`design/flow/constraint.sdc`:
```
create_clock -name core_clock -period 1.79 [get_ports {clk}]
set_input_delay 0.3580 -clock core_clock [delete_from_list [all_inputs] [get_ports {clk}]]
set_output_delay 0.3580 -clock core_clock [all_outputs]
set_load 0.01 [all_outputs]
```
`design/flow/run.sh`:
```
#!/bin/bash
# the make line also repeats each setting of config.mk as NAME=value (left out here)
make -C /OpenROAD-flow-scripts/flow DESIGN_CONFIG=/design/flow/config.mk WORK_HOME=/design/flow/orfs CLKGATE_MAP_FILE= finish
```
`design/flow/design.v`:
```
module ALU(
    clk,
    rst_n,
    valid,
    ready,
    mode,
    in_A,
    in_B,
    out
);
    input         clk, rst_n;
    input         valid;
    input  [1:0]  mode;  
    output        ready;
    input  [31:0] in_A, in_B;
    output [63:0] out;
    parameter IDLE = 3'd0;
    parameter MUL  = 3'd1;
    parameter DIV  = 3'd2;
    parameter AND = 3'd3;
    parameter OR = 3'd4;
    parameter OUT  = 3'd5;
    reg  [ 2:0] state, state_nxt;
    reg  [ 4:0] counter, counter_nxt;
    reg  [63:0] shreg, shreg_nxt;
    reg  [31:0] alu_in, alu_in_nxt;
    reg  [32:0] alu_out;
    reg         ready;
    assign out = shreg;
    always @(*) begin
        if(state==OUT) ready = 1;
        else ready = 0;
    end
    always @(*) begin
        case(state)
            IDLE: begin
                if(!valid)                state_nxt = IDLE;
                else if(valid && mode==0) state_nxt = MUL;
                else if(valid && mode==1) state_nxt = DIV;
                else if(valid && mode==2) state_nxt = AND;
                else                      state_nxt = OR;
            end
            MUL : state_nxt = (counter==31) ? OUT : MUL;
            DIV : state_nxt = (counter==31) ? OUT : DIV;
            AND : state_nxt = OUT;
            OR  : state_nxt = OUT;
            OUT : state_nxt = IDLE;
            default : state_nxt = IDLE;
        endcase
    end
    always @(*) begin
        if(state==MUL && counter<31) begin
            counter_nxt = counter + 1;
        end
        else if(state==DIV && counter<31) begin
            counter_nxt = counter + 1;
        end
        else begin
            counter_nxt = 0;
        end
    end
    always @(*) begin
        case(state)
            IDLE: begin
                if (valid) begin
                    alu_in_nxt = in_B;
                end
                else begin
                    alu_in_nxt = 0;
                end
            end
            OUT : begin
                alu_in_nxt = 0;
            end
            default: begin
                alu_in_nxt = alu_in;
            end
        endcase
    end
    always @(*) begin
        case(state)
            IDLE: alu_out = 0;
            MUL : begin
                if(shreg[0]==1)
                    alu_out = alu_in + shreg[63:32];
                else
                    alu_out = shreg[63:32];
            end
            DIV : begin
                if(shreg[62:31]>=alu_in) begin
                    alu_out = shreg[62:31] - alu_in;
                end
                else begin 
                    alu_out = shreg[62:31];
                end
            end
            AND : alu_out = shreg[31:0] & alu_in;
            OR  : alu_out = shreg[31:0] | alu_in;
            OUT : alu_out = 0;
            default : alu_out = 0;
        endcase
    end
    always @(*) begin
        case(state)
            IDLE: begin
                if (valid) begin
                    shreg_nxt[31:0] = in_A;
                    shreg_nxt[63:32] = 32'b0;
                end
                else begin
                    shreg_nxt[31:0] = 0;
                    shreg_nxt[63:32] = 32'b0;
                end
            end
            MUL : begin
                shreg_nxt = {alu_out, shreg[31:1]};
            end
            DIV : begin
                shreg_nxt = {alu_out[31:0], shreg[30:0], (shreg[62:31]>=alu_in)};
            end
            AND : shreg_nxt = {31'b0, alu_out};
            OR  : shreg_nxt = {31'b0, alu_out};
            OUT :  
            shreg_nxt = shreg;
            default :  
            shreg_nxt = shreg;
        endcase
    end
    always @(posedge clk or negedge rst_n) begin
        if (!rst_n) begin
            state <= IDLE;
            counter <= 0;
            shreg <= 0;
            alu_in <= 0;
        end
        else begin
            state <= state_nxt;
            counter <= counter_nxt;
            shreg <= shreg_nxt;
            alu_in <= alu_in_nxt;
        end
    end
endmodule
```
`design/flow/config.mk`:
```
export PLATFORM = sky130hd
export DESIGN_NAME = ALU
export DESIGN_NICKNAME = ALU
export VERILOG_FILES = /design/flow/design.v
export SDC_FILE = /design/flow/constraint.sdc
export NUM_CORES = 4
export LEC_CHECK = 0
export ABC_AREA = 1
export CAP_MARGIN = 10
export CELL_PAD_IN_SITES_DETAIL_PLACEMENT = 0
export CELL_PAD_IN_SITES_GLOBAL_PLACEMENT = 0
export CORE_ASPECT_RATIO = 0.89
export CORE_MARGIN = 2
export CORE_UTILIZATION = 72
export CTS_CLUSTER_DIAMETER = 205
export CTS_CLUSTER_SIZE = 74
export PLACE_DENSITY_LB_ADDON = 0.04
export SETUP_SLACK_MARGIN = -0.09
export SLEW_MARGIN = 20
```
==> results of run 1 <==
metrics by stage:
step | setup TNS (ns) | instances | setup slack, ns
2_1_floorplan | -19.84 | 1828 | -0.342
3_3_place_gp | -36.00 | 2411 | -0.682
==> impl_metrics.yaml, run 1 <==
# yosys + openroad results
run_status:
  status: "did not finish"
  lastStage: "3_5_place_dp"
  firstError: "[ERROR DPL-0038] Utilization greater than 100%, impossible to legalize"
synth:
  synth-async-reset-ratio_pct: 100
  syn_area_per_cell_um2: 6.21
  ys_warn_count: 1
  top_cell: "nand2_1"
  ff_type: "dfrtp_1"
  ys_seq_elements: 107
  yosys_area_um2: 11400
  synth_nets: 1965
  area_leaders: "dfrtp_1, nand2_1, nand3_1"
  netlist_area_um2: 11400
  mux_area_share_pct: 0
  top_area_share_pct: 23.4
  synth_cell_types: 50
  simple_gate_share_pct: 36.4
  synthTopLogicFamily: "simple AND/OR/NAND/NOR gates"
  synthXorXnorAreaFrac_pct: 2.08
  synthCells: 1828
  yosys_cells: 1828
  edf_count: 0
  yosysTopAreaCell: "dfrtp_1"
  ys_seq_share_pct: 23.6
  ys_sh_adder_pct: 7.62
  aoi_share_pct: 17.8
  synthTopCellsByCount: "nand2_1, inv_1, nand3_1"
placed_design:
  port_buffers: 133
  gp_congestion: 1.20
die:
  placement_rows: 43
  io_pins: 134
  core_um2: 15500
  dieArea_um2: 16800
  fp_util_pct: 73.3
  dieHeight_um: 122
  dieWidth_um: 137
==> run 2: changes to the inputs <==
CAP_MARGIN = 30   (was 10)
CELL_PAD_IN_SITES_DETAIL_PLACEMENT = 1   (was 0)
CELL_PAD_IN_SITES_GLOBAL_PLACEMENT = 1   (was 0)
CORE_ASPECT_RATIO = not set   (was 0.89)
CORE_MARGIN = 7   (was 2)
CORE_UTILIZATION = 20   (was 72)
CTS_CLUSTER_DIAMETER = 55   (was 205)
CTS_CLUSTER_SIZE = not set   (was 74)
GPL_TIMING_DRIVEN = 0   (was not set)
MAX_ROUTING_LAYER = met4   (was not set)
MIN_ROUTING_LAYER = met2   (was not set)
PLACE_DENSITY = 0.81   (was not set)
PLACE_DENSITY_LB_ADDON = not set   (was 0.04)
SETUP_SLACK_MARGIN = 0.47   (was -0.09)
SLEW_MARGIN = 25   (was 20)
TNS_END_PERCENT = 85   (was not set)
clock period = 4.58 ns   (was 1.79 ns; I/O delays follow)
==> impl_metrics.yaml, run 2 <==
# generated from flow reports
power_and_ir_drop:
  cellLeakagePower_nw: 6.57
  pwr-share-clk_pct: 7.4
  power-top-group: "combinational cells"
  power_frac_seq_pct: 20.1
  p_int_mw: 4.35
  pg_comb_mw: 8.12
  total_power_mw: 11.2
  p_per_area_nw_per_um2: 802
  pwr-share-comb_pct: 72.4
  ir_worst_vdd_mv: 0.235
  p_switching_mw: 6.87
  pg_clk_mw: 0.833
  swShare_pct: 61.2
  powerSeq_mw: 2.26
synth:
  ys_seq_elements: 107
  simple_gate_share_pct: 36.4
  synthTopLogicFamily: "simple AND/OR/NAND/NOR gates"
  syn_area_per_cell_um2: 6.21
  mux_area_share_pct: 0
  ys_seq_share_pct: 23.6
  ys_sh_adder_pct: 7.62
  synthCells: 1828
  ys_warn_count: 1
  synth-async-reset-ratio_pct: 100
  synth_cell_types: 50
  synth_nets: 1965
  top_area_share_pct: 23.4
  yosys_cells: 1828
  top_cell: "nand2_1"
  synthXorXnorAreaFrac_pct: 2.08
  ff_type: "dfrtp_1"
  aoi_share_pct: 17.8
  netlist_area_um2: 11400
  yosys_area_um2: 11400
  edf_count: 0
  synthTopCellsByCount: "nand2_1, inv_1, nand3_1"
  area_leaders: "dfrtp_1, nand2_1, nand3_1"
  yosysTopAreaCell: "dfrtp_1"
drt:
  drt_iter0_drc: 4079
  vias: 19100
  wl_per_cell_um: 25.7
  drt.antenna.violating_nets: 0
  totalWireLength_um: 70300
  dr.pass1.iters: 11
  drc: 0
  routed_via_density: 6.98
job:
  warning_count: 26
  maxCapViolations: 0
worst_setup_path:
  path_class: "register to register"
  cp_max_fo: 10
  reg2regPathDepth: 16
  r2r_end: "shreg[10]$_DFFE_PN0P_"
  slowest_delay_ns: 0.65
  crit_arrival_ns: 3.84
  crit_path_frequent_cell: "nor2_4"
  cp-startpoint: "alu_in[11]$_DFFE_PN0P_"
  crit_buf_inv: 3
  slowest_stage: "dfrtp_1"
  cp.depth: 16
  required_ns: 4.85
  ff2ff_setup_slack_ns: 1.01
  timing.rr.start: "alu_in[11]$_DFFE_PN0P_"
  crit_family: "simple AND/OR/NAND/NOR gates"
  worstSetupStartpointType: "register"
  cp_cell_sequence: "inv_1, ha_1, nand2_2, nor2_4, inv_2, nor2_4, nand3_2, nor2_4, nor2_4, nand2_4, buf_4, a21oi_1, nand2_1, nand3_1, nand3_1, nand3b_1"
  cp-end-kind: "register"
  cp-endpoint: "shreg[10]$_DFFE_PN0P_"
die:
  dieArea_um2: 63700
  dieHeight_um: 252
  core_um2: 56300
  placement_rows: 87
  io_pins: 134
  dieWidth_um: 252
  fp_util_pct: 20.2
final_timing:
  fmax_mhz: 280
  worst_pin_slew_ns: 1.09
  relSlewSlack_pct: 27.6
  skew_ns: 0.0154
  finalCritPeriodShare_pct: 77.9
  rsz0062_at_grt: "no"
  setup_viol: 0
  period_needed_ns: 3.57
  drv_slew: 0
  hold_violations: 0
clocking:
  clk_pin_slew_ns: 0.09
  cts_buffer_depth: 2
  post_cts_resized: 0
  clockRootBuffer: "clkbuf_16"
  numCtsBuffers: 9
  cts_tree: "built"
  h-tree-depth: 3
  postCtsSetupBuffers: 0
  cts.sinks: 107
  cts_hold_buf: 0
  clk_latency_ns: 0.40
placed_design:
  gp_congestion: 1.02
  dp_hpwl_um: 52200
  port_buffers: 133
grt:
  gr-total-overflow: 0
  gr-usage-all-layers_pct: 33.8
  grt_max_degree: 72
  grt_pass1_wl_um: 98500
  antenna_found_initial: 0
  grt_pass1_vias: 20900
run_status:
  status: "timing/DRC/antenna clean"
layout:
  num-nets-final: 2112
  final_util_pct: 24.8
  synthToLayoutAreaGrowth_pct: 23.0
min_path:
  hold_path_class: "input pin to asynchronous set/reset pin"
run 2: per-layer routing:
metal	track usage, %	part of all wire [%]	vias to the layer above
met3	44.1	42	797
li1	-	-	6271
met2	37.2	45	5638
met1	-	0	6413
met4	10.8	12	0
met5	-	0	-
run 2: metrics by stage:
step / area, um^2 / std cells / hold slack (ns) / setup TNS (ns) / setup slack (ns)
6_report: 14000 / 2739 / 0.421 / 0 / 1.01
5_1_grt: 14000 / 2736 / 0.432 / 0 / 0.671
4_1_cts: 13900 / 2734 / 0.416 / 0 / 1.34
3_5_place_dp: 13700 / 2718 / 0.487 / 0 / 1.37
3_3_place_gp: 13600 / 2717 / 0.491 / -232.34 / -2.20
2_1_floorplan: 11400 / 1828 / 0.428 / 0 / 2.29
run 2: area by class of cell:
| class | instances | area (um^2) |
|---|---|---|
| diodes | 3 | 7.51 |
| plain buffers | 66 | 334 |
| clock buffers | 13 | 250 |
| clock inverters | 3 | 17.5 |
| fillers | 7133 | 42300 |
| inverters | 291 | 1090 |
| multi-input cells | 1364 | 7260 |
| flip-flops and latches | 107 | 2680 |
| well taps | 756 | 946 |
| repair buffers | 136 | 1390 |
==> run 3: changes to the inputs <==
ABC_AREA = not set   (was 1)
CAP_MARGIN = 20   (was 30)
CELL_PAD_IN_SITES_DETAIL_PLACEMENT = not set   (was 1)
CELL_PAD_IN_SITES_GLOBAL_PLACEMENT = not set   (was 1)
CORE_MARGIN = 2   (was 7)
CORE_UTILIZATION = 67   (was 20)
CTS_CLUSTER_DIAMETER = 32   (was 55)
GPL_TIMING_DRIVEN = not set   (was 0)
HOLD_SLACK_MARGIN = 0.3   (was not set)
MAX_ROUTING_LAYER = not set   (was met4)
MIN_ROUTING_LAYER = not set   (was met2)
PLACE_DENSITY = not set   (was 0.81)
SETUP_SLACK_MARGIN = -0.25   (was 0.47)
SLEW_MARGIN = 20   (was 25)
TNS_END_PERCENT = not set   (was 85)
clock period = 2.87 ns   (was 4.58 ns; I/O delays follow)
==> impl_metrics.yaml, run 3 <==
# yosys + openroad results
run_status:
  status: "did not finish"
  lastStage: "5_1_grt"
  firstError: "[ERROR DPL-0038] Utilization greater than 100%, impossible to legalize"
synth:
  yosys_cells: 1267
  simple_gate_share_pct: 17.3
  yosys_area_um2: 9950
  synthTopLogicFamily: "AND-OR/OR-AND gates"
  ys_seq_elements: 107
  ys_sh_adder_pct: 8.80
  ys_seq_share_pct: 26.9
  top_cell: "o21ai_0"
  area_leaders: "dfrtp_1, ha_1, o21ai_0"
  netlist_area_um2: 9950
  ys_warn_count: 1
  top_area_share_pct: 26.7
  synth_nets: 1404
  edf_count: 0
  aoi_share_pct: 35.4
  mux_area_share_pct: 1.74
  synth-async-reset-ratio_pct: 100
  synthXorXnorAreaFrac_pct: 4.31
  synthCells: 1267
  ff_type: "dfrtp_1"
  yosysTopAreaCell: "dfrtp_1"
  syn_area_per_cell_um2: 7.85
  synthTopCellsByCount: "o21ai_0, nand2_1, dfrtp_1"
  synth_cell_types: 85
clocking:
  clockRootBuffer: "clkbuf_16"
  cts.sinks: 107
  h-tree-depth: 3
  cts_buffer_depth: 2
  numCtsBuffers: 9
die:
  dieWidth_um: 126
  core_um2: 14500
  dieHeight_um: 126
  placement_rows: 44
  io_pins: 134
  dieArea_um2: 15800
  fp_util_pct: 68.5
placed_design:
  gp_congestion: 1.06
  dp_hpwl_um: 30500
  port_buffers: 133
-- run 3: metrics by stage --
| stage | instances | setup WS (ns) | instance area (um^2) | utilization, % |
|---|---|---|---|---|
| 2_1_floorplan | 1267 | -0.237 | 9960 | - |
| 3_3_place_gp | 1743 | -0.310 | 13000 | 89.4 |
| 3_5_place_dp | 1743 | -0.402 | 13000 | 89.4 |
| 4_1_cts | 1776 | -0.262 | 13600 | 93.5 |
-- run 3: what timing repair did --
action | in CTS
cloned | 1
resized | 35
endpoints found under the hold margin | 41
hold buffers | 1
endpoints found under the setup margin | 42
setup buffers | 15
pin swaps | 16
==> run 4: changes to the inputs <==
CELL_PAD_IN_SITES_GLOBAL_PLACEMENT = 3   (was not set)
CORE_ASPECT_RATIO = 1.57   (was not set)
CORE_MARGIN = 4   (was 2)
CORE_UTILIZATION = 19   (was 67)
CTS_CLUSTER_DIAMETER = not set   (was 32)
HOLD_SLACK_MARGIN = not set   (was 0.3)
MAX_ROUTING_LAYER = met5   (was not set)
SETUP_SLACK_MARGIN = not set   (was -0.25)
SLEW_MARGIN = 40   (was 20)
TNS_END_PERCENT = 40   (was not set)
clock period = 3.21 ns   (was 2.87 ns; I/O delays follow)
==> impl_metrics.yaml, run 4 <==
# generated from flow reports
power_and_ir_drop:
  p_int_mw: 10.1
  pg_clk_mw: 1.17
  p_per_area_nw_per_um2: 1280
  powerSeq_mw: 2.66
  total_power_mw: 19.7
  ir_worst_vdd_mv: 0.423
  power_frac_seq_pct: 13.5
  p_switching_mw: 9.65
  pg_comb_mw: 15.9
  power-top-group: "combinational cells"
  pwr-share-clk_pct: 5.9
  cellLeakagePower_nw: 6.45
  pwr-share-comb_pct: 80.6
  swShare_pct: 48.9
clocking:
  cts_tree: "built"
  numCtsBuffers: 9
  cts_hold_buf: 0
  clockRootBuffer: "clkbuf_16"
  cts.sinks: 107
  h-tree-depth: 3
  clk_pin_slew_ns: 0.09
  cts_buffer_depth: 2
  clk_latency_ns: 0.40
worst_setup_path:
  worstSetupStartpointType: "register"
  cp.depth: 14
  cp_max_fo: 7
  ff2ff_setup_slack_ns: -0.02
  cp-endpoint: "shreg[45]$_DFFE_PN0P_"
  timing.rr.start: "alu_in[25]$_DFFE_PN0P_"
  cp-startpoint: "alu_in[25]$_DFFE_PN0P_"
  cp_cell_sequence: "inv_2, ha_4, nand4_1, or4_4, o21ai_4, or2_4, buf_6, o21ai_4, buf_12, and3_4, a311oi_2, buf_4, a211oi_2, a221o_1"
  slowest_stage: "or4_4"
  crit_family: "simple AND/OR/NAND/NOR gates"
  crit_arrival_ns: 3.50
  required_ns: 3.48
  slowest_delay_ns: 0.61
  crit_buf_inv: 4
  crit_path_frequent_cell: "o21ai_4"
  path_class: "register to register"
  reg2regPathDepth: 14
  cp-end-kind: "register"
  r2r_end: "shreg[45]$_DFFE_PN0P_"
drt:
  vias: 11600
  dr.pass1.iters: 9
  dr_wl_met2_um: 31500
  routed_via_density: 5.00
  m1WireLength_um: 22000
  diodes: 0
  drc: 0
  wl_met3_um: 1460
  totalWireLength_um: 56200
  wl_per_cell_um: 24.1
  drt.antenna.violating_nets: 0
  drt_iter0_drc: 763
  top_layer: "met4"
placed_design:
  gp_congestion: 0.843
  dp_hpwl_um: 42300
  port_buffers: 133
  dp_slack_ns: -0.439
  placed_cells: 2268
synth:
  ys_sh_adder_pct: 8.80
  syn_area_per_cell_um2: 7.85
  netlist_area_um2: 9950
  synthTopCellsByCount: "o21ai_0, nand2_1, dfrtp_1"
  ff_type: "dfrtp_1"
  synth_cell_types: 85
  ys_seq_elements: 107
  yosysTopAreaCell: "dfrtp_1"
  ys_warn_count: 1
  top_area_share_pct: 26.7
  area_leaders: "dfrtp_1, ha_1, o21ai_0"
  yosys_cells: 1267
  synthXorXnorAreaFrac_pct: 4.31
  synth-async-reset-ratio_pct: 100
  synthCells: 1267
  mux_area_share_pct: 1.74
  edf_count: 0
  synth_nets: 1404
  simple_gate_share_pct: 17.3
  yosys_area_um2: 9950
  synthTopLogicFamily: "AND-OR/OR-AND gates"
  aoi_share_pct: 35.4
  top_cell: "o21ai_0"
  ys_seq_share_pct: 26.9
run_status:
  status: "complete, but fails checks"
  so.violations: "setup timing"
die:
  dieArea_um2: 56200
  placement_rows: 104
  core_um2: 51500
  io_pins: 134
  fp_util_pct: 19.3
  dieHeight_um: 295
  dieWidth_um: 191
layout:
  logic_area_um2: 7560
  synthToLayoutAreaGrowth_pct: 54.6
  final_cells: 2330
  fill_cells: 5620
  flop_area_um2: 2680
  num-nets-final: 1773
  final_util_pct: 29.8
job:
  warning_count: 28
  maxCapViolations: 0
grt:
  gr-total-overflow: 0
  grt_pass1_vias: 12200
  grt_pass1_wl_um: 81500
  grt_max_degree: 86
  antenna_found_initial: 0
  gr-usage-all-layers_pct: 19.5
final_timing:
  worst_pin_slew_ns: 1.01
  rsz0062_at_grt: "yes"
  setup_viol: 4
  finalCritPeriodShare_pct: 101
  drv_slew: 0
  layout_setup_ws_ns: -0.0240
  relSlewSlack_pct: 32.7
  fmax_mhz: 309
  hold_violations: 0
  period_needed_ns: 3.23
  skew_ns: 0.0190
min_path:
  hold_path_class: "input pin to asynchronous set/reset pin"
-- run 4: stage by stage --
step,TNS (ns),cell area (um^2),hold slack (ns)
CTS,-0.405,14900,0.254
detailed placement,-12.39,13800,0.466
floorplan,0,9950,0.346
finish,-0.0663,15400,0.235
global route,-1.31,15400,0.266
global placement,-10.30,13800,0.448
-- run 4: repair_timing --
| action | CTS | global route |
|---|---|---|
| setup buffers | 36 | 10 |
| gates cloned | 2 | 0 |
| endpoints found under the setup margin | 63 | 62 |
| pin swaps | 39 | 42 |
| resized | 103 | 89 |
-- run 4: routing by layer --
metal  GRT usage (%)  up-vias
met4            5.05        0
met1            22.0     5815
met2            38.5      240
met5               0        -
li1                -     5540
met3            2.01       47
-- run 4: layout make-up --
cell class / count / share of cell area [%]
well taps: 689 / 5.60
inverters: 63 / 1.54
flip-flops and latches: 107 / 17.4
multi-input cells: 1023 / 49.2
repair buffers: 432 / 24.5
clock inverters: 6 / 0.260
clock buffers: 10 / 1.49
==> run 5: changes to the inputs <==
CELL_PAD_IN_SITES_GLOBAL_PLACEMENT = not set   (was 3)
CORE_ASPECT_RATIO = 0.5   (was 1.57)
CORE_MARGIN = 2   (was 4)
CORE_UTILIZATION = 40   (was 19)
CTS_CLUSTER_DIAMETER = 353   (was not set)
CTS_CLUSTER_SIZE = 100   (was not set)
MAX_ROUTING_LAYER = not set   (was met5)
SLEW_MARGIN = 20   (was 40)
TNS_END_PERCENT = not set   (was 40)
clock period = 8.0 ns   (was 3.21 ns; I/O delays follow)
==> impl_metrics.yaml, run 5 <==
# generated from flow reports
die:
  dieArea_um2: 26200
  fp_util_pct: 41.1
  placement_rows: 40
  core_um2: 24200
  io_pins: 134
  dieWidth_um: 227
  dieHeight_um: 116
worst_setup_path:
  cp-startpoint: "shreg[32]$_DFFE_PN0P_"
  ff2ff_setup_slack_ns: 3.71
  r2r_end: "shreg[61]$_DFFE_PN0P_"
  cp_cell_sequence: "ha_1, inv_1, fa_1, nor2b_1, o31ai_1, a211oi_1, a31oi_1, a31oi_1, o31a_1, a311o_1, xor2_1, mux2i_1, a2bb2oi_1"
  crit_buf_inv: 1
  slowest_delay_ns: 0.79
  reg2regPathDepth: 13
  cp.depth: 13
  crit_arrival_ns: 4.60
  required_ns: 8.31
  cp_max_fo: 8
  worstSetupStartpointType: "register"
  cp-endpoint: "shreg[61]$_DFFE_PN0P_"
  slowest_stage: "a211oi_1"
  path_class: "register to register"
  crit_path_frequent_cell: "a31oi_1"
  cp-end-kind: "register"
  crit_family: "AND-OR/OR-AND gates"
  timing.rr.start: "shreg[32]$_DFFE_PN0P_"
drt:
  routed_via_density: 6.34
  dr.pass1.iters: 8
  drt_iter0_drc: 1231
  totalWireLength_um: 39000
  vias: 10700
  drt.antenna.violating_nets: 0
  wl_per_cell_um: 23.0
  diodes: 0
  drc: 0
clocking:
  post_cts_resized: 0
  cts.sinks: 107
  cts_buffer_depth: 2
  cts_hold_buf: 0
  clockRootBuffer: "clkbuf_16"
  h-tree-depth: 3
  numCtsBuffers: 9
  postCtsSetupBuffers: 0
  clk_latency_ns: 0.39
  clk_pin_slew_ns: 0.08
  cts_tree: "built"
synth:
  ys_warn_count: 1
  yosys_area_um2: 9950
  synth_cell_types: 85
  netlist_area_um2: 9950
  edf_count: 0
  ys_sh_adder_pct: 8.80
  synth_nets: 1404
  synthXorXnorAreaFrac_pct: 4.31
  top_area_share_pct: 26.7
  synthTopCellsByCount: "o21ai_0, nand2_1, dfrtp_1"
  synthTopLogicFamily: "AND-OR/OR-AND gates"
  ys_seq_share_pct: 26.9
  mux_area_share_pct: 1.74
  top_cell: "o21ai_0"
  aoi_share_pct: 35.4
  synth-async-reset-ratio_pct: 100
  area_leaders: "dfrtp_1, ha_1, o21ai_0"
  ff_type: "dfrtp_1"
  ys_seq_elements: 107
  synthCells: 1267
  yosys_cells: 1267
  simple_gate_share_pct: 17.3
  yosysTopAreaCell: "dfrtp_1"
  syn_area_per_cell_um2: 7.85
placed_design:
  gp_congestion: 0.938
  dp_hpwl_um: 28200
  port_buffers: 133
power_and_ir_drop:
  powerSeq_mw: 1.16
  pg_clk_mw: 0.459
  swShare_pct: 53.3
  pwr-share-comb_pct: 70.8
  p_int_mw: 2.59
  total_power_mw: 5.55
  power_frac_seq_pct: 20.9
  p_per_area_nw_per_um2: 470
  cellLeakagePower_nw: 4.92
  ir_worst_vdd_mv: 0.187
  power-top-group: "combinational cells"
  p_switching_mw: 2.96
  pg_comb_mw: 3.93
  pwr-share-clk_pct: 8.3
final_timing:
  setup_viol: 0
  setup_tns_ns: 0
  finalCritPeriodShare_pct: 53.6
  skew_ns: 0.0144
  period_needed_ns: 4.29
  relSlewSlack_pct: 36.6
  rsz0062_at_grt: "no"
  fmax_mhz: 233
  worst_pin_slew_ns: 0.945
  hold_violations: 0
  drv_slew: 0
min_path:
  min_to: "counter[0]$_DFF_PN0_"
  hold_path_class: "register to register"
  whs_path_depth: 1
  hp-start: "counter[0]$_DFF_PN0_"
grt:
  grt_pass1_wl_um: 60700
  gr-usage-all-layers_pct: 30.2
  grt_pass1_vias: 10300
  gr-total-overflow: 0
  grt_max_degree: 75
  antenna_found_initial: 0
layout:
  num-nets-final: 1490
  fill_cells: 2385
  synthToLayoutAreaGrowth_pct: 18.7
  flop_area_um2: 2680
  logic_area_um2: 6730
run_status:
  status: "timing/DRC/antenna clean"
job:
  warning_count: 26
  maxCapViolations: 0
-- run 5: cell type report --
type	instances	area share (%)
timing repair buffer	150	12.4
multi-input combinational	1022	57.0
clock inverter	6	0.424
sequential	107	22.7
clock buffer	10	1.94
tap	336	3.56
inverter	63	2.00
-- run 5: per-layer routing --
metal	global-route usage (%)	share of wire, %	vias to the layer above
met5	0	0	-
met4	9.11	2.4	0
met1	42.6	46	5208
met2	47.4	44	480
li1	-	-	4979
met3	5.45	7.2	67
-- run 5: through the flow --
stage / util, % / cells / instance area, um^2 / hold slack (ns) / setup slack (ns)
2_1_floorplan: - / 1267 / 9950 / 0.433 / 4.86
3_3_place_gp: 47.6 / 1678 / 11500 / 0.456 / 3.89
3_5_place_dp: 47.6 / 1678 / 11500 / 0.470 / 3.88
4_1_cts: 48.7 / 1694 / 11800 / 0.480 / 3.93
5_1_grt: 48.8 / 1694 / 11800 / 0.504 / 3.54
6_report: 48.8 / 1694 / 11800 / 0.480 / 3.71
==> run 6: changes to the inputs <==
ABC_AREA = 1   (was not set)
CELL_PAD_IN_SITES_DETAIL_PLACEMENT = 0   (was not set)
CELL_PAD_IN_SITES_GLOBAL_PLACEMENT = 0   (was not set)
CORE_ASPECT_RATIO = 0.89   (was 0.5)
CORE_UTILIZATION = 72   (was 40)
CTS_CLUSTER_DIAMETER = 205   (was 353)
CTS_CLUSTER_SIZE = 74   (was 100)
PLACE_DENSITY_LB_ADDON = 0.04   (was not set)
SETUP_SLACK_MARGIN = 0.61   (was not set)
clock period = 1.92 ns   (was 8.0 ns; I/O delays follow)
==> impl_metrics.yaml, run 6 <==
# yosys + openroad results
synth:
  synthXorXnorAreaFrac_pct: 2.08
  synthCells: 1828
  aoi_share_pct: 17.8
  yosysTopAreaCell: "dfrtp_1"
  edf_count: 0
  area_leaders: "dfrtp_1, nand2_1, nand3_1"
  ff_type: "dfrtp_1"
  synth-async-reset-ratio_pct: 100
  synthTopCellsByCount: "nand2_1, inv_1, nand3_1"
  synthTopLogicFamily: "simple AND/OR/NAND/NOR gates"
  synth_cell_types: 50
  syn_area_per_cell_um2: 6.21
  yosys_area_um2: 11400
  yosys_cells: 1828
  ys_seq_elements: 107
  top_cell: "nand2_1"
  simple_gate_share_pct: 36.4
  top_area_share_pct: 23.4
  ys_seq_share_pct: 23.6
  synth_nets: 1965
  mux_area_share_pct: 0
  netlist_area_um2: 11400
  ys_warn_count: 1
  ys_sh_adder_pct: 7.62
die:
  dieHeight_um: 122
  io_pins: 134
  fp_util_pct: 73.3
  core_um2: 15500
  dieWidth_um: 137
  dieArea_um2: 16800
  placement_rows: 43
run_status:
  status: "did not finish"
  lastStage: "3_5_place_dp"
  firstError: "[ERROR DPL-0038] Utilization greater than 100%, impossible to legalize"
placed_design:
  port_buffers: 133
  gp_congestion: 1.23
-- run 6: per-stage QoR --
step | setup WS (ns) | hold slack (ns) | std cells | TNS, ns
2_1_floorplan | -0.212 | 0.0884 | 1828 | -11.52
3_3_place_gp | -0.587 | 0.353 | 2415 | -28.37
==> run 7: changes to the inputs <==
CELL_PAD_IN_SITES_DETAIL_PLACEMENT = not set   (was 0)
CELL_PAD_IN_SITES_GLOBAL_PLACEMENT = not set   (was 0)
CORE_ASPECT_RATIO = not set   (was 0.89)
CTS_CLUSTER_DIAMETER = not set   (was 205)
CTS_CLUSTER_SIZE = 10   (was 74)
PLACE_DENSITY_LB_ADDON = not set   (was 0.04)
SETUP_SLACK_MARGIN = 0.95   (was 0.61)
TNS_END_PERCENT = 5   (was not set)
clock period = 3.48 ns   (was 1.92 ns; I/O delays follow)
==> impl_metrics.yaml, run 7 <==
# yosys + openroad results
run_status:
  status: "did not finish"
  lastStage: "5_1_grt"
  firstError: "[ERROR GRT-0232] Routing congestion too high. Check the congestion heatmap in the GUI."
synth:
  area_leaders: "dfrtp_1, nand2_1, nand3_1"
  synth-async-reset-ratio_pct: 100
  aoi_share_pct: 17.8
  synthTopCellsByCount: "nand2_1, inv_1, nand3_1"
  edf_count: 0
  netlist_area_um2: 11400
  syn_area_per_cell_um2: 6.21
  mux_area_share_pct: 0
  ys_seq_elements: 107
  synthTopLogicFamily: "simple AND/OR/NAND/NOR gates"
  yosysTopAreaCell: "dfrtp_1"
  ys_seq_share_pct: 23.6
  synthXorXnorAreaFrac_pct: 2.08
  top_cell: "nand2_1"
  ff_type: "dfrtp_1"
  simple_gate_share_pct: 36.4
  yosys_area_um2: 11400
  top_area_share_pct: 23.4
  ys_warn_count: 1
  synth_nets: 1965
  synthCells: 1828
  yosys_cells: 1828
  ys_sh_adder_pct: 7.62
  synth_cell_types: 50
grt:
  gr-total-overflow: 1275
  gr-usage-all-layers_pct: 103
placed_design:
  port_buffers: 133
  placed_cells: 2139
  gp_congestion: 1.17
  post_dp_cell_area_um2: 12900
  dp_hpwl_um: 33400
clocking:
  cts_hold_buf: 0
  cts_buffer_depth: 2
  cts.sinks: 107
  numCtsBuffers: 9
  h-tree-depth: 3
  clockRootBuffer: "clkbuf_16"
die:
  fp_util_pct: 74.2
  dieArea_um2: 16800
  placement_rows: 45
  dieWidth_um: 130
  core_um2: 15300
  dieHeight_um: 130
  io_pins: 134
==> run 7: what timing repair did <==
action / CTS
setup endpoints to repair: 65
resized: 62
endpoints found under the hold margin: 0
buffers inserted: 15
gates cloned: 2
pin swaps: 2
==> run 7: metal layers <==
metal  track usage, %  overflow
met1             93.2        57
met4              114       288
met3             83.6        45
met5             67.4        11
met2              126       874
==> run 7: through the flow <==
| step | hold WS, ns | setup slack [ns] |
|---|---|---|
| after CTS | 0.297 | 0.681 |
| after detailed placement | 0.456 | 0.551 |
| after global placement | 0.445 | 0.606 |
| after floorplan | 0.400 | 1.19 |
==> run 8: changes to the inputs <==
ABC_AREA = not set   (was 1)
CAP_MARGIN = 40   (was 20)
CELL_PAD_IN_SITES_DETAIL_PLACEMENT = 1   (was not set)
CORE_MARGIN = 7   (was 2)
CORE_UTILIZATION = 66   (was 72)
CTS_CLUSTER_DIAMETER = 238   (was not set)
CTS_CLUSTER_SIZE = not set   (was 10)
HOLD_SLACK_MARGIN = 0.19   (was not set)
PLACE_DENSITY = 0.61   (was not set)
SETUP_SLACK_MARGIN = not set   (was 0.95)
TNS_END_PERCENT = 25   (was 5)
clock period = 2.68 ns   (was 3.48 ns; I/O delays follow)
==> impl_metrics.yaml, run 8 <==
# yosys + openroad results
die:
  dieHeight_um: 137
  placement_rows: 44
  dieArea_um2: 18700
  dieWidth_um: 137
  io_pins: 134
  core_um2: 14600
  fp_util_pct: 68.0
synth:
  synth_cell_types: 85
  netlist_area_um2: 9950
  mux_area_share_pct: 1.74
  simple_gate_share_pct: 17.3
  yosys_area_um2: 9950
  synth-async-reset-ratio_pct: 100
  ys_sh_adder_pct: 8.80
  top_cell: "o21ai_0"
  yosys_cells: 1267
  ff_type: "dfrtp_1"
  yosysTopAreaCell: "dfrtp_1"
  synthCells: 1267
  edf_count: 0
  ys_seq_elements: 107
  synthXorXnorAreaFrac_pct: 4.31
  ys_seq_share_pct: 26.9
  synthTopLogicFamily: "AND-OR/OR-AND gates"
  top_area_share_pct: 26.7
  syn_area_per_cell_um2: 7.85
  aoi_share_pct: 35.4
  ys_warn_count: 1
  synth_nets: 1404
  synthTopCellsByCount: "o21ai_0, nand2_1, dfrtp_1"
  area_leaders: "dfrtp_1, ha_1, o21ai_0"
placed_design:
  gp_congestion: 1.14
  port_buffers: 133
run_status:
  firstError: "[ERROR DPL-0033] detailed placement checks failed during check placement."
  status: "did not finish"
  lastStage: "3_5_place_dp"
run 8: through the flow:
| step | std cells | total power, mW | setup TNS [ns] | hold WS (ns) | area (um^2) |
|---|---|---|---|---|---|
| after floorplan | 1267 | 11.5 | -8.26 | 0.240 | 10100 |
| after global placement | 1762 | 17.6 | -22.06 | 0.444 | 13300 |
==> run 9: changes to the inputs <==
CAP_MARGIN = 0   (was 40)
CELL_PAD_IN_SITES_GLOBAL_PLACEMENT = 1   (was not set)
CORE_MARGIN = 2   (was 7)
CORE_UTILIZATION = 20   (was 66)
CTS_CLUSTER_DIAMETER = 303   (was 238)
GPL_TIMING_DRIVEN = 1   (was not set)
HOLD_SLACK_MARGIN = not set   (was 0.19)
PLACE_DENSITY = 0.81   (was 0.61)
SETUP_SLACK_MARGIN = -0.43   (was not set)
SLEW_MARGIN = 25   (was 20)
TNS_END_PERCENT = 85   (was 25)
clock period = 4.58 ns   (was 2.68 ns; I/O delays follow)
==> impl_metrics.yaml, run 9 <==
# generated from flow reports
power_and_ir_drop:
  power_frac_seq_pct: 20.3
  pwr-share-clk_pct: 8.0
  pg_clk_mw: 0.788
  pg_comb_mw: 7.11
  powerSeq_mw: 2.01
  p_switching_mw: 5.33
  cellLeakagePower_nw: 4.97
  ir_worst_vdd_mv: 0.521
  p_int_mw: 4.57
  power-top-group: "combinational cells"
  p_per_area_nw_per_um2: 806
  pwr-share-comb_pct: 71.7
  swShare_pct: 53.8
drt:
  drt.antenna.violating_nets: 0
  dr.pass1.iters: 7
  vias: 11100
  drt_iter0_drc: 880
  drc: 0
  routed_via_density: 5.44
  totalWireLength_um: 44600
  diodes: 0
  wl_per_cell_um: 21.9
synth:
  synthCells: 1267
  ys_seq_elements: 107
  synthTopLogicFamily: "AND-OR/OR-AND gates"
  yosysTopAreaCell: "dfrtp_1"
  synth-async-reset-ratio_pct: 100
  synth_cell_types: 85
  yosys_area_um2: 9950
  ys_warn_count: 1
  aoi_share_pct: 35.4
  top_cell: "o21ai_0"
  synthTopCellsByCount: "o21ai_0, nand2_1, dfrtp_1"
  area_leaders: "dfrtp_1, ha_1, o21ai_0"
  synthXorXnorAreaFrac_pct: 4.31
  ys_seq_share_pct: 26.9
  netlist_area_um2: 9950
  synth_nets: 1404
  ys_sh_adder_pct: 8.80
  edf_count: 0
  ff_type: "dfrtp_1"
  syn_area_per_cell_um2: 7.85
  mux_area_share_pct: 1.74
  simple_gate_share_pct: 17.3
  top_area_share_pct: 26.7
  yosys_cells: 1267
clocking:
  cts_tree: "built"
  post_cts_resized: 0
  numCtsBuffers: 9
  clockRootBuffer: "clkbuf_16"
  postCtsSetupBuffers: 0
  cts_buffer_depth: 2
  clk_latency_ns: 0.38
  cts_hold_buf: 0
  clk_pin_slew_ns: 0.08
  h-tree-depth: 3
  cts.sinks: 107
final_timing:
  setup_tns_ns: 0
  finalCritPeriodShare_pct: 86.2
  worst_pin_slew_ns: 0.915
  period_needed_ns: 3.95
  drv_slew: 0
  setup_viol: 0
  timing.hold.ws_ns: 0.485
  hold_violations: 0
  rsz0062_at_grt: "no"
  relSlewSlack_pct: 39.0
  skew_ns: 0.0106
  fmax_mhz: 253
worst_setup_path:
  slowest_delay_ns: 0.63
  cp.depth: 13
  cp_cell_sequence: "inv_1, ha_1, nor2b_1, o21bai_1, a31oi_2, o211ai_1, a21oi_2, o21ai_2, buf_4, mux2i_1, a21oi_1, o211a_1, a21oi_1"
  cp-endpoint: "shreg[0]$_DFFE_PN0P_"
  ff2ff_setup_slack_ns: 0.63
  worstSetupStartpointType: "register"
  required_ns: 4.88
  reg2regPathDepth: 13
  crit_path_frequent_cell: "a21oi_1"
  crit_family: "AND-OR/OR-AND gates"
  cp-startpoint: "alu_in[1]$_DFFE_PN0P_"
  path_class: "register to register"
  timing.rr.start: "alu_in[1]$_DFFE_PN0P_"
  crit_arrival_ns: 4.25
  cp-end-kind: "register"
  crit_buf_inv: 2
  cp_max_fo: 13
  slowest_stage: "o21ai_2"
  r2r_end: "shreg[0]$_DFFE_PN0P_"
layout:
  final_cells: 2033
  synthToLayoutAreaGrowth_pct: 23.6
  num-nets-final: 1501
  final_util_pct: 25.1
  fin_area_um2: 12300
die:
  dieWidth_um: 227
  io_pins: 134
  fp_util_pct: 20.3
  core_um2: 49100
  placement_rows: 81
  dieArea_um2: 51600
  dieHeight_um: 227
grt:
  grt_use_met3_pct: 2.93
  gr-usage-all-layers_pct: 17.0
  busiest_layer: "met2"
  grt_pass1_wl_um: 67600
  gr-total-overflow: 0
  grt_use_met1_pct: 21.5
  grt_pass1_vias: 11300
  grt_max_degree: 61
  met2_usage_pct: 28.4
  antenna_found_initial: 0
min_path:
  whs_path_depth: 1
  hp-start: "counter[0]$_DFF_PN0_"
  min_to: "counter[0]$_DFF_PN0_"
  hold_path_class: "register to register"
placed_design:
  post_dp_cell_area_um2: 12000
  dp_hpwl_um: 33500
  port_buffers: 133
  placed_cells: 2017
  gp_congestion: 0.909
job:
  warning_count: 26
  maxCapViolations: 0
run_status:
  status: "timing/DRC/antenna clean"
==> run 9: layout make-up <==
| cell class | count | area (um^2) |
|---|---|---|
| fill | 5922 | 36800 |
| tap | 664 | 831 |
| sequential | 107 | 2680 |
| timing repair buffer | 161 | 1550 |
| clock inverter | 3 | 25.0 |
| inverter | 63 | 236 |
| clock buffer | 13 | 240 |
| multi-input combinational | 1022 | 6740 |
==> run 9: layer usage <==
metal	vias up	part of all wire, %
met5	-	0
met4	0	3.7
met3	93	6.1
met2	390	47
met1	5591	43
li1	4983	-
==> run 9: metrics by stage <==
step / setup slack, ns / power [mW]
after floorplan: 1.44 / 6.56
after global placement: 0.806 / 8.80
after detailed placement: 0.771 / 9.00
after CTS: 0.747 / 9.85
after global routing: 0.403 / 10.6
final: 0.631 / 9.91
==> run 10: changes to the inputs <==
CAP_MARGIN = 20   (was 0)
CELL_PAD_IN_SITES_DETAIL_PLACEMENT = 0   (was 1)
CELL_PAD_IN_SITES_GLOBAL_PLACEMENT = 0   (was 1)
CORE_UTILIZATION = 58   (was 20)
CTS_CLUSTER_DIAMETER = not set   (was 303)
GPL_TIMING_DRIVEN = not set   (was 1)
PLACE_DENSITY = not set   (was 0.81)
SETUP_SLACK_MARGIN = 0.61   (was -0.43)
SLEW_MARGIN = 20   (was 25)
TNS_END_PERCENT = not set   (was 85)
clock period = 3.8 ns   (was 4.58 ns; I/O delays follow)
==> impl_metrics.yaml, run 10 <==
# generated from flow reports
synth:
  ys_seq_share_pct: 26.9
  area_leaders: "dfrtp_1, ha_1, o21ai_0"
  simple_gate_share_pct: 17.3
  synth_nets: 1404
  syn_area_per_cell_um2: 7.85
  top_area_share_pct: 26.7
  mux_area_share_pct: 1.74
  synthTopCellsByCount: "o21ai_0, nand2_1, dfrtp_1"
  synthCells: 1267
  synthTopLogicFamily: "AND-OR/OR-AND gates"
  synth_cell_types: 85
  synthXorXnorAreaFrac_pct: 4.31
  yosys_area_um2: 9950
  yosys_cells: 1267
  ys_seq_elements: 107
  ff_type: "dfrtp_1"
  edf_count: 0
  top_cell: "o21ai_0"
  ys_warn_count: 1
  yosysTopAreaCell: "dfrtp_1"
  ys_sh_adder_pct: 8.80
  synth-async-reset-ratio_pct: 100
  aoi_share_pct: 35.4
  netlist_area_um2: 9950
drt:
  drc: 0
  dr.pass1.iters: 10
  vias: 12100
  totalWireLength_um: 41300
  routed_via_density: 7.12
  diodes: 0
  drt_iter0_drc: 2014
  wl_per_cell_um: 24.3
  drt.antenna.violating_nets: 0
layout:
  synthToLayoutAreaGrowth_pct: 35.1
  num-nets-final: 1613
  fin_area_um2: 13400
  final_util_pct: 80.5
  final_cells: 1701
power_and_ir_drop:
  powerSeq_mw: 2.37
  p_per_area_nw_per_um2: 1070
  p_switching_mw: 7.38
  p_int_mw: 7.00
  pwr-share-clk_pct: 7.2
  total_power_mw: 14.4
  pg_comb_mw: 11.0
  swShare_pct: 51.4
  ir_worst_vdd_mv: 0.558
  pg_clk_mw: 1.03
  cellLeakagePower_nw: 5.59
  power-top-group: "combinational cells"
  power_frac_seq_pct: 16.4
  pwr-share-comb_pct: 76.4
grt:
  met2_usage_pct: 62.5
  grt_pass1_wl_um: 58700
  busiest_layer: "met2"
  grt_pass1_vias: 10700
  gr-usage-all-layers_pct: 41.5
  grt_use_met3_pct: 12.9
  gr-total-overflow: 0
  grt_max_degree: 50
  grt_use_met1_pct: 56.6
  antenna_found_initial: 0
final_timing:
  drv_slew: 0
  rsz0062_at_grt: "yes"
  timing.hold.ws_ns: 0.406
  fmax_mhz: 303
  setup_viol: 0
  hold_violations: 0
  setup_tns_ns: 0
  layout_setup_ws_ns: 0.495
  period_needed_ns: 3.30
  relSlewSlack_pct: 36.6
  finalCritPeriodShare_pct: 87.0
  worst_pin_slew_ns: 0.950
  skew_ns: 0.0127
placed_design:
  dp_hpwl_um: 27300
  port_buffers: 133
  gp_congestion: 1.06
  post_dp_cell_area_um2: 11800
  placed_cells: 1613
  dp_slack_ns: 0.162
clocking:
  cts_hold_buf: 0
  clk_latency_ns: 0.38
  cts.sinks: 107
  cts_buffer_depth: 2
  clk_pin_slew_ns: 0.09
  numCtsBuffers: 9
  h-tree-depth: 3
  clockRootBuffer: "clkbuf_16"
  cts_tree: "built"
die:
  dieWidth_um: 135
  placement_rows: 47
  core_um2: 16700
  io_pins: 134
  dieHeight_um: 135
  dieArea_um2: 18200
  fp_util_pct: 59.6
worst_setup_path:
  reg2regPathDepth: 13
  cp_cell_sequence: "inv_1, ha_4, a21o_1, a21o_1, a221oi_2, o21ai_2, or2_4, o21ai_4, buf_6, mux2i_2, a21oi_1, o211a_1, a21oi_1"
  slowest_stage: "dfrtp_1"
  crit_arrival_ns: 3.60
  ff2ff_setup_slack_ns: 0.50
  timing.rr.start: "alu_in[26]$_DFFE_PN0P_"
  crit_family: "AND-OR/OR-AND gates"
  cp-startpoint: "alu_in[26]$_DFFE_PN0P_"
  cp-end-kind: "register"
  cp_max_fo: 11
  crit_buf_inv: 2
  r2r_end: "shreg[0]$_DFFE_PN0P_"
  required_ns: 4.10
  worstSetupStartpointType: "register"
  slowest_delay_ns: 0.38
  cp.depth: 13
  path_class: "register to register"
  cp-endpoint: "shreg[0]$_DFFE_PN0P_"
min_path:
  hold_path_class: "input pin to asynchronous set/reset pin"
job:
  warning_count: 30
  maxCapViolations: 0
run_status:
  status: "timing/DRC/antenna clean"
-- run 10: cell type report --
type / instances / area (um^2)
well taps: 220 / 275
repair buffers: 269 / 2390
clock buffers: 9 / 225
multi-input cells: 1026 / 7520
flip-flops and latches: 107 / 2710
fillers: 1120 / 3260
inverters: 63 / 236
clock inverters: 7 / 90.1
-- run 10: what timing repair did --
item	in CTS	in global routing
endpoints found under the setup margin	63	64
pin swaps	19	50
setup buffers	29	39
gates cloned	2	2
resized	42	128
-- run 10: metal layers --
layer  part of all wire, %  vias to the layer above  routed length [um]
li1                      -                     5227                   -
met1                    38                     5634               15700
met2                    43                     1035               17600
met3                    15                      211                6080
met4                   4.5                        0                1870
met5                     0                        -                   0
==> run 11: changes to the inputs <==
CORE_UTILIZATION = 70   (was 58)
CTS_CLUSTER_DIAMETER = 42   (was not set)
CTS_CLUSTER_SIZE = 35   (was not set)
HOLD_SLACK_MARGIN = 0.3   (was not set)
SETUP_SLACK_MARGIN = 0.98   (was 0.61)
clock period = 3.64 ns   (was 3.8 ns; I/O delays follow)
==> impl_metrics.yaml, run 11 <==
# yosys + openroad results
placed_design:
  port_buffers: 133
  post_dp_cell_area_um2: 11900
  dp_hpwl_um: 27600
  gp_congestion: 1.05
  placed_cells: 1561
synth:
  ff_type: "dfrtp_1"
  yosysTopAreaCell: "dfrtp_1"
  ys_warn_count: 1
  syn_area_per_cell_um2: 7.85
  yosys_cells: 1267
  synthTopLogicFamily: "AND-OR/OR-AND gates"
  ys_seq_elements: 107
  synth-async-reset-ratio_pct: 100
  yosys_area_um2: 9950
  aoi_share_pct: 35.4
  mux_area_share_pct: 1.74
  synthCells: 1267
  top_cell: "o21ai_0"
  edf_count: 0
  top_area_share_pct: 26.7
  area_leaders: "dfrtp_1, ha_1, o21ai_0"
  synth_cell_types: 85
  simple_gate_share_pct: 17.3
  netlist_area_um2: 9950
  ys_seq_share_pct: 26.9
  ys_sh_adder_pct: 8.80
  synthXorXnorAreaFrac_pct: 4.31
  synthTopCellsByCount: "o21ai_0, nand2_1, dfrtp_1"
  synth_nets: 1404
die:
  dieHeight_um: 123
  dieArea_um2: 15200
  core_um2: 13900
  io_pins: 134
  dieWidth_um: 123
  fp_util_pct: 71.7
  placement_rows: 43
run_status:
  status: "did not finish"
  lastStage: "4_1_cts"
  firstError: "[ERROR DPL-0038] Utilization greater than 100%, impossible to legalize"
==> run 11: through the flow <==
step	utilization (%)	power, mW	worst slack, ns
floorplan	-	8.74	0.662
global placement	85.7	11.2	0.254
detailed placement	85.7	11.5	0.144
==> run 12: changes to the inputs <==
CELL_PAD_IN_SITES_DETAIL_PLACEMENT = not set   (was 0)
CELL_PAD_IN_SITES_GLOBAL_PLACEMENT = not set   (was 0)
CTS_CLUSTER_DIAMETER = 32   (was 42)
CTS_CLUSTER_SIZE = 33   (was 35)
HOLD_SLACK_MARGIN = not set   (was 0.3)
SETUP_SLACK_MARGIN = not set   (was 0.98)
clock period = 2.9 ns   (was 3.64 ns; I/O delays follow)
==> impl_metrics.yaml, run 12 <==
# yosys + openroad results
die:
  dieHeight_um: 123
  placement_rows: 43
  dieWidth_um: 123
  io_pins: 134
  core_um2: 13900
  dieArea_um2: 15200
  fp_util_pct: 71.7
synth:
  synthTopCellsByCount: "o21ai_0, nand2_1, dfrtp_1"
  yosysTopAreaCell: "dfrtp_1"
  ff_type: "dfrtp_1"
  syn_area_per_cell_um2: 7.85
  area_leaders: "dfrtp_1, ha_1, o21ai_0"
  synthXorXnorAreaFrac_pct: 4.31
  ys_seq_share_pct: 26.9
  ys_sh_adder_pct: 8.80
  synth_cell_types: 85
  yosys_area_um2: 9950
  ys_seq_elements: 107
  synthTopLogicFamily: "AND-OR/OR-AND gates"
  synth-async-reset-ratio_pct: 100
  synth_nets: 1404
  top_area_share_pct: 26.7
  netlist_area_um2: 9950
  ys_warn_count: 1
  yosys_cells: 1267
  synthCells: 1267
  mux_area_share_pct: 1.74
  simple_gate_share_pct: 17.3
  edf_count: 0
  aoi_share_pct: 35.4
  top_cell: "o21ai_0"
run_status:
  firstError: "[ERROR DPL-0038] Utilization greater than 100%, impossible to legalize"
  lastStage: "4_1_cts"
  status: "did not finish"
placed_design:
  dp_hpwl_um: 34700
  placed_cells: 1728
  port_buffers: 133
  gp_congestion: 1.11
-- run 12: per-stage QoR --
stage	setup WS, ns	hold WS, ns	area, um^2	utilization (%)
after floorplan	-0.0804	0.284	10100	-
after detailed placement	-0.538	0.471	13000	93.9
after global placement	-0.300	0.451	13000	93.9
==> run 13: changes to the inputs <==
CORE_UTILIZATION = 68   (was 70)
CTS_CLUSTER_DIAMETER = not set   (was 32)
CTS_CLUSTER_SIZE = 15   (was 33)
clock period = 4.91 ns   (was 2.9 ns; I/O delays follow)
==> impl_metrics.yaml, run 13 <==
# generated from flow reports
worst_setup_path:
  crit_arrival_ns: 4.27
  reg2regPathDepth: 12
  crit_buf_inv: 2
  cp-end-kind: "register"
  worstSetupStartpointType: "register"
  ff2ff_setup_slack_ns: 0.87
  crit_family: "AND-OR/OR-AND gates"
  timing.rr.start: "alu_in[1]$_DFFE_PN0P_"
  slowest_stage: "o21ai_2"
  cp.depth: 12
  cp_cell_sequence: "inv_1, ha_1, nor2b_1, o21bai_1, a31oi_2, o211ai_1, a21oi_2, o21ai_2, buf_4, o21ai_0, a211oi_1, o221ai_1"
  cp-startpoint: "alu_in[1]$_DFFE_PN0P_"
  path_class: "register to register"
  cp-endpoint: "shreg[23]$_DFFE_PN0P_"
  slowest_delay_ns: 0.62
  r2r_end: "shreg[23]$_DFFE_PN0P_"
  required_ns: 5.14
  cp_max_fo: 14
final_timing:
  finalCritPeriodShare_pct: 82.3
  worst_pin_slew_ns: 0.894
  skew_ns: 0.0127
  fmax_mhz: 248
  drv_slew: 0
  relSlewSlack_pct: 40.2
  hold_violations: 0
  setup_tns_ns: 0
  rsz0062_at_grt: "no"
  setup_viol: 0
  period_needed_ns: 4.04
power_and_ir_drop:
  p_per_area_nw_per_um2: 774
  swShare_pct: 52.9
  powerSeq_mw: 1.90
  power-top-group: "combinational cells"
  pg_comb_mw: 6.37
  cellLeakagePower_nw: 4.96
  pg_clk_mw: 0.788
  total_power_mw: 9.06
  pwr-share-clk_pct: 8.7
  pwr-share-comb_pct: 70.4
  ir_worst_vdd_mv: 0.388
  power_frac_seq_pct: 20.9
  p_switching_mw: 4.80
  p_int_mw: 4.26
clocking:
  clk_latency_ns: 0.37
  cts.sinks: 107
  cts_buffer_depth: 2
  post_cts_resized: 0
  clockRootBuffer: "clkbuf_16"
  cts_tree: "built"
  postCtsSetupBuffers: 0
  cts_hold_buf: 0
  clk_pin_slew_ns: 0.09
  h-tree-depth: 3
  numCtsBuffers: 9
drt:
  vias: 11500
  drt.antenna.violating_nets: 0
  drc: 0
  totalWireLength_um: 36000
  drt_iter0_drc: 1639
  wl_per_cell_um: 23.3
  diodes: 0
  dr.pass1.iters: 9
  routed_via_density: 7.40
placed_design:
  post_dp_cell_area_um2: 11400
  placed_cells: 1532
  dp_hpwl_um: 26100
  gp_congestion: 1.05
  port_buffers: 133
die:
  fp_util_pct: 69.0
  dieWidth_um: 125
  placement_rows: 44
  dieArea_um2: 15600
  dieHeight_um: 125
  core_um2: 14400
  io_pins: 134
synth:
  yosys_area_um2: 9950
  ys_seq_share_pct: 26.9
  yosys_cells: 1267
  yosysTopAreaCell: "dfrtp_1"
  mux_area_share_pct: 1.74
  synth_nets: 1404
  simple_gate_share_pct: 17.3
  netlist_area_um2: 9950
  top_cell: "o21ai_0"
  area_leaders: "dfrtp_1, ha_1, o21ai_0"
  syn_area_per_cell_um2: 7.85
  ys_warn_count: 1
  synthXorXnorAreaFrac_pct: 4.31
  ys_sh_adder_pct: 8.80
  synthCells: 1267
  synth-async-reset-ratio_pct: 100
  ys_seq_elements: 107
  ff_type: "dfrtp_1"
  edf_count: 0
  aoi_share_pct: 35.4
  top_area_share_pct: 26.7
  synthTopCellsByCount: "o21ai_0, nand2_1, dfrtp_1"
  synthTopLogicFamily: "AND-OR/OR-AND gates"
  synth_cell_types: 85
layout:
  fill_cells: 1027
  final_util_pct: 81.1
  num-nets-final: 1496
  final_cells: 1548
  synthToLayoutAreaGrowth_pct: 17.5
  fin_area_um2: 11700
grt:
  gr-usage-all-layers_pct: 45.2
  grt_pass1_wl_um: 57000
  antenna_found_initial: 0
  grt_max_degree: 56
  gr-total-overflow: 0
  grt_pass1_vias: 10900
min_path:
  hp-start: "counter[0]$_DFF_PN0_"
  min_to: "counter[0]$_DFF_PN0_"
  whs_path_depth: 1
  hold_path_class: "register to register"
job:
  warning_count: 29
  maxCapViolations: 0
run_status:
  status: "timing/DRC/antenna clean"
[run 13: final cells by class]
type / instances / area, um^2 / share of cell area, %
Tap cell: 184 / 230 / 1.97
Inverter: 63 / 236 / 2.02
Multi-Input combinational cell: 1022 / 6730 / 57.5
Timing Repair Buffer: 156 / 1500 / 12.8
Clock buffer: 9 / 225 / 1.93
Sequential cell: 107 / 2680 / 22.9
Clock inverter: 7 / 91.3 / 0.781
[run 13: per-layer routing]
metal  GRT usage [%]  share of wire, %  vias to the layer above
met3            12.3                14                      205
met5               0                 0                        -
li1                -                 -                     4988
met4            22.3               5.0                        0
met1            60.7                37                     5320
met2            67.9                43                      938
[run 13: metrics by stage]
stage	setup WS, ns	hold slack (ns)
floorplan	1.77	0.433
CTS	1.03	0.473
global placement	1.12	0.456
global route	0.624	0.496
finish	0.871	0.471
detailed placement	1.07	0.464
==> run 14: changes to the inputs <==
ABC_AREA = 1   (was not set)
CAP_MARGIN = 10   (was 20)
CELL_PAD_IN_SITES_DETAIL_PLACEMENT = 0   (was not set)
CELL_PAD_IN_SITES_GLOBAL_PLACEMENT = 1   (was not set)
CORE_MARGIN = 10   (was 2)
CORE_UTILIZATION = 52   (was 68)
CTS_CLUSTER_SIZE = 39   (was 15)
GPL_TIMING_DRIVEN = 0   (was not set)
HOLD_SLACK_MARGIN = -0.04   (was not set)
MAX_ROUTING_LAYER = met5   (was not set)
MIN_ROUTING_LAYER = met2   (was not set)
PLACE_DENSITY_LB_ADDON = 0.27   (was not set)
SLEW_MARGIN = 30   (was 20)
clock period = 5.47 ns   (was 4.91 ns; I/O delays follow)
==> impl_metrics.yaml, run 14 <==
# yosys + openroad results
clocking:
  postCtsSetupBuffers: 0
  clockRootBuffer: "clkbuf_16"
  cts.sinks: 107
  h-tree-depth: 3
  cts_hold_buf: 0
  numCtsBuffers: 9
  cts_buffer_depth: 2
  post_cts_resized: 0
synth:
  ys_seq_share_pct: 23.6
  area_leaders: "dfrtp_1, nand2_1, nand3_1"
  yosys_cells: 1828
  top_area_share_pct: 23.4
  synth_nets: 1965
  top_cell: "nand2_1"
  synth_cell_types: 50
  ys_warn_count: 1
  yosys_area_um2: 11400
  ff_type: "dfrtp_1"
  edf_count: 0
  synthTopLogicFamily: "simple AND/OR/NAND/NOR gates"
  netlist_area_um2: 11400
  aoi_share_pct: 17.8
  mux_area_share_pct: 0
  synthCells: 1828
  ys_sh_adder_pct: 7.62
  syn_area_per_cell_um2: 6.21
  simple_gate_share_pct: 36.4
  synth-async-reset-ratio_pct: 100
  yosysTopAreaCell: "dfrtp_1"
  synthTopCellsByCount: "nand2_1, inv_1, nand3_1"
  synthXorXnorAreaFrac_pct: 2.08
  ys_seq_elements: 107
placed_design:
  port_buffers: 133
  dp_hpwl_um: 39900
  placed_cells: 2242
  gp_congestion: 1.20
die:
  core_um2: 21700
  placement_rows: 54
  fp_util_pct: 52.4
  dieWidth_um: 168
  io_pins: 134
  dieHeight_um: 168
  dieArea_um2: 28200
run_status:
  firstError: "[ERROR GRT-0116] Global routing finished with congestion. Check the congestion regions in the DRC Viewer."
  status: "did not finish"
  lastStage: "5_1_grt"
grt:
  gr-usage-all-layers_pct: 58.8
  gr-total-overflow: 6
-- run 14: per-stage QoR --
| step | util (%) | setup slack, ns | setup TNS, ns | hold slack (ns) | cell area [um^2] |
|---|---|---|---|---|---|
| global placement | 60.1 | -1.06 | -110.57 | 0.497 | 13000 |
| floorplan | - | 3.18 | 0 | 0.428 | 11400 |
| detailed placement | 60.3 | 2.40 | 0 | 0.515 | 13100 |
| CTS | 61.6 | 2.37 | 0 | 0.524 | 13400 |
-- run 14: metal layers --
layer	GRT overflow	global-route usage [%]
met1	-	-
met2	1	63.3
met3	3	71.7
met4	0	30.7
met5	2	44.0
==> run 15: changes to the inputs <==
ABC_AREA = not set   (was 1)
CAP_MARGIN = 0   (was 10)
CELL_PAD_IN_SITES_DETAIL_PLACEMENT = 1   (was 0)
CORE_MARGIN = 2   (was 10)
CORE_UTILIZATION = 20   (was 52)
CTS_CLUSTER_DIAMETER = 303   (was not set)
CTS_CLUSTER_SIZE = not set   (was 39)
HOLD_SLACK_MARGIN = not set   (was -0.04)
MAX_ROUTING_LAYER = not set   (was met5)
MIN_ROUTING_LAYER = not set   (was met2)
PLACE_DENSITY = 0.81   (was not set)
PLACE_DENSITY_LB_ADDON = not set   (was 0.27)
SLEW_MARGIN = 25   (was 30)
TNS_END_PERCENT = 85   (was not set)
clock period = 8.0 ns   (was 5.47 ns; I/O delays follow)
==> impl_metrics.yaml, run 15 <==
# generated from flow reports
run_status:
  status: "timing/DRC/antenna clean"
clocking:
  cts_tree: "built"
  clk_pin_slew_ns: 0.08
  h-tree-depth: 3
  clockRootBuffer: "clkbuf_16"
  cts_buffer_depth: 2
  cts_hold_buf: 0
  postCtsSetupBuffers: 0
  cts.sinks: 107
  numCtsBuffers: 9
  post_cts_resized: 0
  clk_latency_ns: 0.39
worst_setup_path:
  crit_buf_inv: 2
  path_class: "register to register"
  reg2regPathDepth: 13
  cp_cell_sequence: "inv_1, ha_1, nor2b_1, o21bai_1, a31oi_2, o211ai_1, a21oi_2, o21ai_2, clkbuf_1, nand2_1, a21oi_1, o21ai_0, a22oi_1"
  slowest_stage: "clkbuf_1"
  slowest_delay_ns: 0.63
  r2r_end: "shreg[10]$_DFFE_PN0P_"
  required_ns: 8.30
  cp_max_fo: 10
  crit_arrival_ns: 4.51
  cp.depth: 13
  cp-startpoint: "alu_in[1]$_DFFE_PN0P_"
  crit_family: "AND-OR/OR-AND gates"
  timing.rr.start: "alu_in[1]$_DFFE_PN0P_"
  ff2ff_setup_slack_ns: 3.79
  cp-end-kind: "register"
  worstSetupStartpointType: "register"
  cp-endpoint: "shreg[10]$_DFFE_PN0P_"
synth:
  synthTopLogicFamily: "AND-OR/OR-AND gates"
  ys_seq_share_pct: 26.9
  top_cell: "o21ai_0"
  simple_gate_share_pct: 17.3
  netlist_area_um2: 9950
  synthXorXnorAreaFrac_pct: 4.31
  synth_nets: 1404
  synth_cell_types: 85
  edf_count: 0
  syn_area_per_cell_um2: 7.85
  ys_sh_adder_pct: 8.80
  yosys_cells: 1267
  yosys_area_um2: 9950
  mux_area_share_pct: 1.74
  top_area_share_pct: 26.7
  ff_type: "dfrtp_1"
  area_leaders: "dfrtp_1, ha_1, o21ai_0"
  synth-async-reset-ratio_pct: 100
  ys_seq_elements: 107
  yosysTopAreaCell: "dfrtp_1"
  aoi_share_pct: 35.4
  ys_warn_count: 1
  synthTopCellsByCount: "o21ai_0, nand2_1, dfrtp_1"
  synthCells: 1267
final_timing:
  relSlewSlack_pct: 19.3
  worst_pin_slew_ns: 1.21
  timing.hold.ws_ns: 0.471
  rsz0062_at_grt: "no"
  finalCritPeriodShare_pct: 52.7
  fmax_mhz: 237
  hold_violations: 0
  period_needed_ns: 4.21
  setup_viol: 0
  skew_ns: 0.0180
  drv_slew: 0
  setup_tns_ns: 0
die:
  placement_rows: 81
  dieArea_um2: 51600
  dieWidth_um: 227
  io_pins: 134
  dieHeight_um: 227
  fp_util_pct: 20.3
  core_um2: 49100
power_and_ir_drop:
  swShare_pct: 55.7
  p_switching_mw: 3.36
  pg_clk_mw: 0.504
  powerSeq_mw: 1.22
  pg_comb_mw: 4.32
  p_int_mw: 2.68
  power_frac_seq_pct: 20.1
  cellLeakagePower_nw: 4.98
  pwr-share-comb_pct: 71.5
  ir_worst_vdd_mv: 0.198
  pwr-share-clk_pct: 8.3
  p_per_area_nw_per_um2: 485
  power-top-group: "combinational cells"
placed_design:
  gp_congestion: 0.957
  port_buffers: 133
  dp_hpwl_um: 40700
job:
  warning_count: 26
  maxCapViolations: 0
min_path:
  hp-start: "counter[0]$_DFF_PN0_"
  min_to: "counter[0]$_DFF_PN0_"
  hold_path_class: "register to register"
  whs_path_depth: 1
drt:
  drc: 0
  drt_iter0_drc: 1266
  drt.antenna.violating_nets: 0
  routed_via_density: 5.70
  totalWireLength_um: 52900
  wl_per_cell_um: 25.4
  vias: 11900
  dr.pass1.iters: 8
grt:
  grt_pass1_wl_um: 78000
  antenna_found_initial: 2
  gr-total-overflow: 0
  gr-usage-all-layers_pct: 20.3
  grt_max_degree: 59
  grt_pass1_vias: 12100
layout:
  logic_area_um2: 6720
  synthToLayoutAreaGrowth_pct: 25.2
  num-nets-final: 1549
  flop_area_um2: 2680
  fill_cells: 5951
## run 15: final cells by class
type,count,share of cell area [%]
clock buffers,10,1.84
flip-flops and latches,107,21.5
multi-input cells,1022,54.0
plain buffers,75,2.54
diodes,1,0.0201
well taps,664,6.67
inverters,63,1.90
repair buffers,134,10.9
clock inverters,6,0.653
## run 15: metal layers
| layer | track usage [%] | share of wire [%] |
|---|---|---|
| met1 | 26.3 | 41 |
| met2 | 32.6 | 45 |
| met3 | 3.46 | 8.8 |
| met4 | 9.78 | 4.7 |
| met5 | 0 | 0.023 |
## run 15: through the flow
step                      setup slack (ns)  total power [mW]  util, %  instance area, um^2  cells
after global placement               0.848              5.29     24.7                12100   2064
final                                 3.79              6.04     25.4                12500   2082
after CTS                             3.93              5.92     25.4                12500   2081
after detailed placement              3.56              5.40     24.8                12100   2065
after global routing                  3.64              6.41     25.4                12500   2081
after floorplan                       4.86              3.76        -                 9950   1267
Power and IR drop assume default switching activity.
